## riscv_pipe
module riscv_pipe (
	input  wire        CLK,
	input  wire        RSTn,
	output wire [11:0] I_MEM_ADDR,
	input  wire [31:0] I_MEM_DI,
	output wire [11:0] D_MEM_ADDR,
	output wire [31:0] D_MEM_DOUT,
	input  wire [31:0] D_MEM_DI,
	output wire        D_MEM_WEN,
	output wire        RF_WE,
	output wire [4:0]  RF_WA,
	output wire [31:0] RF_WD,
	output wire        HALT
);
For scale: about 5800 cells after synthesis, roughly 1400 flip-flops, roughly 160 I/O pins, roughly 76000 um2 of cells after synthesis.
Settings: LEC_CHECK=0, CAP_MARGIN=20, CELL_PAD_IN_SITES_DETAIL_PLACEMENT=1, CELL_PAD_IN_SITES_GLOBAL_PLACEMENT=3, CORE_ASPECT_RATIO=0.95, CORE_MARGIN=2, CORE_UTILIZATION=30, HOLD_SLACK_MARGIN=0.04, SLEW_MARGIN=20; clock period 6.5 ns.
run.sh (not shown) runs the stock make flow with config.mk's settings and CLKGATE_MAP_FILE=.
Change:
CAP_MARGIN = 0   (was 20)
CELL_PAD_IN_SITES_DETAIL_PLACEMENT = unset   (was 1)
CELL_PAD_IN_SITES_GLOBAL_PLACEMENT = unset   (was 3)
CORE_ASPECT_RATIO = unset   (was 0.95)
CORE_UTILIZATION = 70   (was 30)
CTS_CLUSTER_DIAMETER = 353   (was unset)
CTS_CLUSTER_SIZE = 19   (was unset)
HOLD_SLACK_MARGIN = 0.3   (was 0.04)
SETUP_SLACK_MARGIN = -0.18   (was unset)
clock period = 3.1 ns   (was 6.5 ns; I/O delays follow)
=> The new run did not get past global routing (GRT-0232); die area is lower by 57%; synthesized area is unchanged; synthesized cell count is unchanged.
Change:
CAP_MARGIN = 20   (was 0)
CORE_UTILIZATION = 69   (was 70)
CTS_CLUSTER_DIAMETER = unset   (was 353)
CTS_CLUSTER_SIZE = 98   (was 19)
HOLD_SLACK_MARGIN = unset   (was 0.3)
SETUP_SLACK_MARGIN = unset   (was -0.18)
clock period = 9.63 ns   (was 3.1 ns; I/O delays follow)
Now the flow ran to the end with no violations.
Synthesized cell count is unchanged.
Die area is higher slightly.
Synthesized area is unchanged.
Change:
CAP_MARGIN = 10   (was 20)
CORE_UTILIZATION = 72   (was 69)
CTS_CLUSTER_DIAMETER = 364   (was unset)
CTS_CLUSTER_SIZE = 41   (was 98)
HOLD_SLACK_MARGIN = -0.08   (was unset)
PLACE_DENSITY = 0.66   (was unset)
SETUP_SLACK_MARGIN = -0.31   (was unset)
clock period = 3.0 ns   (was 9.63 ns; I/O delays follow)
Now the flow did not get past global routing, error ODB-0269; die area is lower by 4.1%; synthesized area stays the same; synthesized cell count does not change.
Change:
CAP_MARGIN = 5   (was 10)
CORE_UTILIZATION = 65   (was 72)
CTS_CLUSTER_DIAMETER = 355   (was 364)
CTS_CLUSTER_SIZE = unset   (was 41)
HOLD_SLACK_MARGIN = unset   (was -0.08)
PLACE_DENSITY = unset   (was 0.66)
SETUP_SLACK_MARGIN = unset   (was -0.31)
clock period = 3.01 ns   (was 3.0 ns; I/O delays follow)
Result: With this change the flow completed, yet does not pass: setup timing; synthesized area stays the same; synthesized cell count is unchanged; die size grows by 11%.

build 96:
riscv_pipe again, from the RTL that the note above started with.
make LEC_CHECK=0 ABC_AREA=1 CAP_MARGIN=40 CELL_PAD_IN_SITES_DETAIL_PLACEMENT=1 CELL_PAD_IN_SITES_GLOBAL_PLACEMENT=1 CORE_ASPECT_RATIO=0.8 CORE_MARGIN=8 CORE_UTILIZATION=47 CTS_CLUSTER_DIAMETER=255 GPL_ROUTABILITY_DRIVEN=1 GPL_TIMING_DRIVEN=0 HOLD_SLACK_MARGIN=0.04 MAX_ROUTING_LAYER=met4 PLACE_DENSITY_LB_ADDON=0.19 SETUP_SLACK_MARGIN=0.17 SLEW_MARGIN=20 finish   # period 6.5 ns
Flow for build 96 halted at 5_1_grt, error code GRT-0116.
> inputs changed (build 96 -> build 7)
# build 96
export LEC_CHECK = 0
export ABC_AREA = 1
export CAP_MARGIN = 40
export CELL_PAD_IN_SITES_DETAIL_PLACEMENT = 1
export CELL_PAD_IN_SITES_GLOBAL_PLACEMENT = 1
export CORE_ASPECT_RATIO = 0.8
export CORE_MARGIN = 8
export CORE_UTILIZATION = 47
export CTS_CLUSTER_DIAMETER = 255
export GPL_ROUTABILITY_DRIVEN = 1
export GPL_TIMING_DRIVEN = 0
export HOLD_SLACK_MARGIN = 0.04
export MAX_ROUTING_LAYER = met4
export PLACE_DENSITY_LB_ADDON = 0.19
export SETUP_SLACK_MARGIN = 0.17
export SLEW_MARGIN = 20
create_clock -name core_clock -period 6.5 [get_ports {CLK}]
# build 7
export LEC_CHECK = 0
export ABC_AREA = 1
export CAP_MARGIN = 40
export CELL_PAD_IN_SITES_DETAIL_PLACEMENT = 1
export CELL_PAD_IN_SITES_GLOBAL_PLACEMENT = 3
export CORE_ASPECT_RATIO = 0.95
export CORE_MARGIN = 2
export CORE_UTILIZATION = 30
export HOLD_SLACK_MARGIN = 0.04
export SETUP_SLACK_MARGIN = 1.6
export SLEW_MARGIN = 20
create_clock -name core_clock -period 6.5 [get_ports {CLK}]
Results
- Clock buffer count from CTS (build 7 vs. build 96) increases by more than a quarter
- In the tables for build 7 and build 96, starting utilization of the core area reads higher with build 96.
- The number of flops mapped to enable cells by yosys on build 7 is in line with that on build 96.
- On HPWL reported at the end of detailed placement, build 96 loses to build 7.
- As far as average cell area after synthesis goes, build 7 and build 96 are indistinguishable; the numbers are identical.
- Synthesized cell count: build 7 vs build 96 — no meaningful difference
- When build 7 is measured against build 96, its post-place instance area turns out 2.2% lower.
- Compared with build 96, build 7 degrades area inside the core boundary.
- The die footprint in build 96 is 0.68 times that in build 7.
- Build 7: all stages complete, timing, DRC and antenna checks passed
--- input diff build 7..build 15 ---
# build 7
export LEC_CHECK = 0
export ABC_AREA = 1
export CAP_MARGIN = 40
export CELL_PAD_IN_SITES_DETAIL_PLACEMENT = 1
export CELL_PAD_IN_SITES_GLOBAL_PLACEMENT = 3
export CORE_ASPECT_RATIO = 0.95
export CORE_MARGIN = 2
export CORE_UTILIZATION = 30
export HOLD_SLACK_MARGIN = 0.04
export SETUP_SLACK_MARGIN = 1.6
export SLEW_MARGIN = 20
create_clock -name core_clock -period 6.5 [get_ports {CLK}]
# build 15
export LEC_CHECK = 0
export CAP_MARGIN = 20
export CORE_MARGIN = 2
export CORE_UTILIZATION = 65
export CTS_CLUSTER_DIAMETER = 41
export SETUP_SLACK_MARGIN = 0.85
export SLEW_MARGIN = 20
create_clock -name core_clock -period 3.37 [get_ports {CLK}]
==> comparison <==
Build 7 went all the way through synthesis, placement and routing and the layout is clean on timing, DRC and antenna. | build 15 | all stages done | FAIL | negative setup slack |. Build 15 vs build 7: number of buffers inserted during clock tree synthesis down in build 15. Build 15 improves on build 7 in upper clock frequency limit. Comparing build 7 and build 15, the higher number of global-route vias before repair was measured on build 7. Taking build 7 as the reference, in build 15 mux cell area share after synthesis higher, count of clock buffers in the final design lower, fraction of met3 tracks used by global routing higher. Power share of the sequential group: build 15 vs build 7 down 1.1 points. In build 15 relative to build 7, area of the mapped netlist had gone down slightly. Build 15 ended up with core.B[1]$_DFF_P_ as its origin of the worst setup path; build 7 ended up with core.A[19]$_DFF_P_. Global routing usage summed across all routing layers (higher): build 15. The critical path data arrival time in build 15 sits 1.45 ns below the value recorded for build 7.

Setup of v44:
riscv_pipe again, from the RTL that the note above started with.
export LEC_CHECK = 0
export ABC_AREA = 1
export CAP_MARGIN = 25
export CELL_PAD_IN_SITES_GLOBAL_PLACEMENT = 1
export CORE_MARGIN = 5
export CORE_UTILIZATION = 46
export CTS_CLUSTER_DIAMETER = 191
export CTS_CLUSTER_SIZE = 33
export GPL_TIMING_DRIVEN = 0
export MAX_ROUTING_LAYER = met5
export MIN_ROUTING_LAYER = met2
export PLACE_DENSITY = 0.37
export SETUP_SLACK_MARGIN = 0.01
export SLEW_MARGIN = 15
export TNS_END_PERCENT = 95
create_clock -name core_clock -period 7.32 [get_ports {CLK}]
Status(v44) = ERROR, stage = global routing
> inputs changed (v44 -> v50)
# v44
export LEC_CHECK = 0
export ABC_AREA = 1
export CAP_MARGIN = 25
export CELL_PAD_IN_SITES_GLOBAL_PLACEMENT = 1
export CORE_MARGIN = 5
export CORE_UTILIZATION = 46
export CTS_CLUSTER_DIAMETER = 191
export CTS_CLUSTER_SIZE = 33
export GPL_TIMING_DRIVEN = 0
export MAX_ROUTING_LAYER = met5
export MIN_ROUTING_LAYER = met2
export PLACE_DENSITY = 0.37
export SETUP_SLACK_MARGIN = 0.01
export SLEW_MARGIN = 15
export TNS_END_PERCENT = 95
create_clock -name core_clock -period 7.32 [get_ports {CLK}]
# v50
export LEC_CHECK = 0
export ABC_AREA = 1
export CAP_MARGIN = 20
export CELL_PAD_IN_SITES_DETAIL_PLACEMENT = 2
export CORE_MARGIN = 2
export CORE_UTILIZATION = 27
export CTS_CLUSTER_DIAMETER = 177
export GPL_ROUTABILITY_DRIVEN = 0
export GPL_TIMING_DRIVEN = 0
export HOLD_SLACK_MARGIN = 0.06
export MAX_ROUTING_LAYER = met4
export MIN_ROUTING_LAYER = met2
export SLEW_MARGIN = 20
create_clock -name core_clock -period 8.31 [get_ports {CLK}]
## What came out
Diff v44 -> v50 | count of placed standard cells including taps | up by more than 10%
In the summary table, v50 is marked failed, with error GRT-0116 raised in global routing.
Per the comparison of v50 with v44, number of H-tree levels +2, chip footprint +110000 µm², number of buffers added by the clock tree synthesis step +111, number of core rows +45, cell area after placement +about 0.7%.
> inputs changed (v50 -> v51)
# v50
export LEC_CHECK = 0
export ABC_AREA = 1
export CAP_MARGIN = 20
export CELL_PAD_IN_SITES_DETAIL_PLACEMENT = 2
export CORE_MARGIN = 2
export CORE_UTILIZATION = 27
export CTS_CLUSTER_DIAMETER = 177
export GPL_ROUTABILITY_DRIVEN = 0
export GPL_TIMING_DRIVEN = 0
export HOLD_SLACK_MARGIN = 0.06
export MAX_ROUTING_LAYER = met4
export MIN_ROUTING_LAYER = met2
export SLEW_MARGIN = 20
create_clock -name core_clock -period 8.31 [get_ports {CLK}]
# v51
export LEC_CHECK = 0
export CAP_MARGIN = 0
export CORE_MARGIN = 2
export CORE_UTILIZATION = 70
export CTS_CLUSTER_DIAMETER = 353
export CTS_CLUSTER_SIZE = 20
export HOLD_SLACK_MARGIN = -0.1
export SETUP_SLACK_MARGIN = -0.18
export SLEW_MARGIN = 20
create_clock -name core_clock -period 3.1 [get_ports {CLK}]
[summary]
v51 did not finish: a tool error stopped it during global routing.
Measured against each other, v51 and v50 differ in sum of net half-perimeters after detailed placement, the higher figure coming from v50.
Between v51 and v50, it is v51 whose number of library cell types mapped by synthesis is higher, by 30.
From v51 to v50, top-level I/O count did not move at all.
Compared with v50, v51 shows a post-synthesis cell count from yosys that is 3712 lower.
Area fraction in xor and xnor cells for v51 is higher than for v50.
Looking at v51 and v50, the number of buffers on the longest clock path is a wash.
Against v50, v51 comes in 41 higher on post-CTS setup buffer count.
Changes in v38 relative to v51:
# v51
export LEC_CHECK = 0
export CAP_MARGIN = 0
export CORE_MARGIN = 2
export CORE_UTILIZATION = 70
export CTS_CLUSTER_DIAMETER = 353
export CTS_CLUSTER_SIZE = 20
export HOLD_SLACK_MARGIN = -0.1
export SETUP_SLACK_MARGIN = -0.18
export SLEW_MARGIN = 20
create_clock -name core_clock -period 3.1 [get_ports {CLK}]
# v38
export LEC_CHECK = 0
export CAP_MARGIN = 20
export CORE_MARGIN = 2
export CORE_UTILIZATION = 27
export SLEW_MARGIN = 20
create_clock -name core_clock -period 9.63 [get_ports {CLK}]
[summary]
- NOTE: core outline area in v38 exceeds that of v51
- What v51 reported for die width has to be multiplied by 1.6 to get the figure for v38.
- v51 has a lower number of buffers inserted during clock tree synthesis than v38.
- Taking v51 as the reference, in v38 sequential-to-total area share from yosys stat essentially unchanged; number of buffers inserted for hold repair after clock tree synthesis essentially unchanged; placed cell area decreased 3700 µm².
- v38 vs. v51: count of buffers added by post-CTS timing repair for setup lost 41, die size shows an increase of about 160%, cell row count now sits higher, height of the die has increased.
- Summary of v51 and v38: one run falls short of a clean finish, namely v51.
- v51: aborted in global routing (tool error)
- v38 -> v51: synthesized area delta 0, exact match

Starting RTL as in the previous note.
Settings: LEC_CHECK=0, ABC_AREA=1, CAP_MARGIN=40, CELL_PAD_IN_SITES_DETAIL_PLACEMENT=1, CELL_PAD_IN_SITES_GLOBAL_PLACEMENT=0, CORE_ASPECT_RATIO=0.8, CORE_MARGIN=8, CORE_UTILIZATION=47, CTS_CLUSTER_DIAMETER=255, GPL_ROUTABILITY_DRIVEN=1, GPL_TIMING_DRIVEN=0, HOLD_SLACK_MARGIN=0.04, MAX_ROUTING_LAYER=met4, PLACE_DENSITY_LB_ADDON=0.19, SETUP_SLACK_MARGIN=2.27, SLEW_MARGIN=20; clock period 7.63 ns.
The first run never finished: it broke off in 5_1_grt, error GRT-0116.
==> next run, changes <==
- ABC_AREA: 1 -> default
- CAP_MARGIN: 40 -> 20
- CELL_PAD_IN_SITES_DETAIL_PLACEMENT: 1 -> default
- CELL_PAD_IN_SITES_GLOBAL_PLACEMENT: 0 -> default
- CORE_ASPECT_RATIO: 0.8 -> default
- CORE_MARGIN: 8 -> 2
- CORE_UTILIZATION: 47 -> 68
- CTS_CLUSTER_DIAMETER: 255 -> default
- CTS_CLUSTER_SIZE: default -> 41
- GPL_ROUTABILITY_DRIVEN: 1 -> default
- GPL_TIMING_DRIVEN: 0 -> default
- HOLD_SLACK_MARGIN: 0.04 -> default
- MAX_ROUTING_LAYER: met4 -> default
- PLACE_DENSITY_LB_ADDON: 0.19 -> default
- SETUP_SLACK_MARGIN: 2.27 -> default
- clock period: 7.63 -> 4.36 ns (I/O delays scaled with it)
What happened: The new run died in 5_1_grt; die size falls by 35%; synthesized cell count falls by 39%; area after synthesis falls by 0.85%.

== rev 12 ==
riscv_pipe again, from the RTL that the note above started with.
## riscv_pipe
module riscv_pipe (
	input  wire        CLK,
	input  wire        RSTn,
	output wire [11:0] I_MEM_ADDR,
	input  wire [31:0] I_MEM_DI,
	output wire [11:0] D_MEM_ADDR,
	output wire [31:0] D_MEM_DOUT,
	input  wire [31:0] D_MEM_DI,
	output wire        D_MEM_WEN,
	output wire        RF_WE,
	output wire [4:0]  RF_WA,
	output wire [31:0] RF_WD,
	output wire        HALT
);
clock: 6.5 ns
lec_check: 0
abc_area: 1
cap_margin: 20
cell_pad_in_sites_global_placement: 2
core_aspect_ratio: 1.31
core_margin: 2
core_utilization: 54
cts_cluster_diameter: 328
cts_cluster_size: 98
place_density: 0.4
setup_slack_margin: 1.85
slew_margin: 20
tns_end_percent: 5
Rev 12 terminated abnormally: global placement without I/O (3_1_place_gp_skip_io) reported GPL-0301.
Here is what was changed in the inputs of rev 13 compared with rev 12.
- a change of CORE_UTILIZATION from 54 to 40
- a deleted TNS_END_PERCENT that had been 5
- a deleted CORE_ASPECT_RATIO that had been 1.31
- a deleted ABC_AREA that had been 1
- a deleted CELL_PAD_IN_SITES_GLOBAL_PLACEMENT that had been 2
- a deleted SETUP_SLACK_MARGIN that had been 1.85
- a deleted PLACE_DENSITY that had been 0.4
- a deleted CTS_CLUSTER_SIZE that had been 98
- a deleted CTS_CLUSTER_DIAMETER that had been 328
- a change of the clock period (ns, I/O delays scaled along) from 6.5 to 5.3
### Flow results
Rev 12 did not finish; the tool stopped in global placement without I/O (3_1_place_gp_skip_io) with error GPL-0301. Rev 13 completed end to end with timing, DRC and antenna clean. Comparing rev 12 with rev 13, the adder-cell share of the synthesized area came out essentially unchanged. Rev 13 against rev 12; number of standard cells after synthesis is down by more than a quarter. Relative to rev 12, the chip height of rev 13 is higher by about 1.1%.
Power and IR drop assume default switching activity.
